Design mac_demo, start of the top module:
module mac_demo(input    clk, 
           input    reset, 
           input    ena,
   	   input    signed [16-1 : 0] k,
           input    signed [16-1 : 0] x,   
           output   signed [2 * 16 - 1 : 0] acc_out
          ) ;
           wire     signed [2 * 16 - 1 : 0] p ;
           wire     signed [2 * 16 - 1 : 0] acc_in ;
   multiplier  #(.width(16)) mult_0(.multiplicand(k),
                                          .multiplier(x),
                       			  .product(p)
                			  ) ;
   adder     #(.width(2*16)) add_0(.a(p),
                			 .b(acc_out),
                			 .sum(acc_in)
               				) ;
   accumulator  #(.width(2*16))  acc_0(.clk(clk),
                   			     .reset(reset),
                   			     .ena(ena),
                   			     .acc_in(acc_in),
                   			     .acc_out(acc_out)
                   			) ;
endmodule
For scale: ~1,300 cells after synthesis, roughly 32 flip-flops, about 12,000 um2 of cells after synthesis.
clock: 6.3 ns
lec_check: 0
cap_margin: 30
core_aspect_ratio: 0.98
core_margin: 2
core_utilization: 72
cts_cluster_diameter: 34
cts_cluster_size: 79
gpl_routability_driven: 1
gpl_timing_driven: 1
max_routing_layer: met4
place_density_lb_addon: 0.01
setup_slack_margin: 1.78
slew_margin: 35
tns_end_percent: 40
run.sh (not shown) runs the stock make flow with config.mk's settings and CLKGATE_MAP_FILE=.
The starting point reached the layout checks and failed them: setup timing.
Rerun with:
CAP_MARGIN = 20   (was 30)
CORE_ASPECT_RATIO = default   (was 0.98)
CORE_UTILIZATION = 40   (was 72)
CTS_CLUSTER_DIAMETER = default   (was 34)
CTS_CLUSTER_SIZE = default   (was 79)
GPL_ROUTABILITY_DRIVEN = default   (was 1)
GPL_TIMING_DRIVEN = default   (was 1)
MAX_ROUTING_LAYER = default   (was met4)
PLACE_DENSITY_LB_ADDON = default   (was 0.01)
SETUP_SLACK_MARGIN = default   (was 1.78)
SLEW_MARGIN = 20   (was 35)
TNS_END_PERCENT = default   (was 40)
clock period = 7.0 ns   (was 6.3 ns; I/O delays follow)
What happened: The new run passed the timing, design-rule and antenna checks. Die size grows by about 80%. Register-to-register slack improved by 1200 ps. Non-clock buffer count goes down by 17. Critical path depth falls by 4. Synthesized cell count stays the same. Sequential cell count is unchanged.

========
## v13
Starting RTL as in the previous note.
Design mac_demo, start of the top module:
module mac_demo(input    clk, 
           input    reset, 
           input    ena,
   	   input    signed [16-1 : 0] k,
           input    signed [16-1 : 0] x,   
           output   signed [2 * 16 - 1 : 0] acc_out
          ) ;
           wire     signed [2 * 16 - 1 : 0] p ;
           wire     signed [2 * 16 - 1 : 0] acc_in ;
   multiplier  #(.width(16)) mult_0(.multiplicand(k),
                                          .multiplier(x),
                       			  .product(p)
                			  ) ;
   adder     #(.width(2*16)) add_0(.a(p),
                			 .b(acc_out),
                			 .sum(acc_in)
               				) ;
   accumulator  #(.width(2*16))  acc_0(.clk(clk),
                   			     .reset(reset),
                   			     .ena(ena),
                   			     .acc_in(acc_in),
                   			     .acc_out(acc_out)
                   			) ;
endmodule
Settings: LEC_CHECK=0, CAP_MARGIN=20, CORE_MARGIN=2, CORE_UTILIZATION=72, CTS_CLUSTER_SIZE=79, HOLD_SLACK_MARGIN=-0.1, PLACE_DENSITY=0.35, SLEW_MARGIN=20, TNS_END_PERCENT=5; clock period 6.52 ns.
v13 finished all stages; layout check result: FAIL, due to setup timing.
The inputs of v18 differ from those of v13 as listed below.
Settings: putting SETUP_SLACK_MARGIN at 1.02 where nothing was set; swapping -0.1 for 0.27 in HOLD_SLACK_MARGIN; swapping 5 for 40 in TNS_END_PERCENT; putting CTS_CLUSTER_DIAMETER at 42 where nothing was set; swapping 6.52 for 3.9 in the clock period (ns, I/O delays scaled along).
## What came out
- Finished, but not clean: v18, with setup timing.
- Utilization, v13 and v18, higher one = v18.
- Higher final wirelength goes to v18 over v13.
- Run comparison: v18 critical path's slowest cell sky130_fd_sc_hd__fa_2; v13 critical path's slowest cell sky130_fd_sc_hd__fa_1
- Changes observed in v18 relative to v13: mean routed wirelength per cell picked up an extra about 27%, global-route wire length before repair climbed 14%.
- v18 ends up with higher worst-skew pair later-pin latency than v13 does.
For v52, these inputs were changed with respect to v18:
Settings: CORE_UTILIZATION now 43, was 72; CTS_CLUSTER_DIAMETER no longer set, was 42; TNS_END_PERCENT no longer set, was 40; SETUP_SLACK_MARGIN no longer set, was 1.02; CTS_CLUSTER_SIZE no longer set, was 79; HOLD_SLACK_MARGIN no longer set, was 0.27; PLACE_DENSITY no longer set, was 0.35; the clock period (ns, I/O delays scaled along) now 4.18, was 3.9.
- Status v52: flow complete, layout not clean - setup timing
- Master of the slowest instance on the critical path = sky130_fd_sc_hd__fa_1: v52; master of the slowest instance on the critical path = sky130_fd_sc_hd__fa_2: v18
- Delta (v52 minus v18): design area rose by 920 µm², die size higher, worst setup margin climbed 0.52 ns.
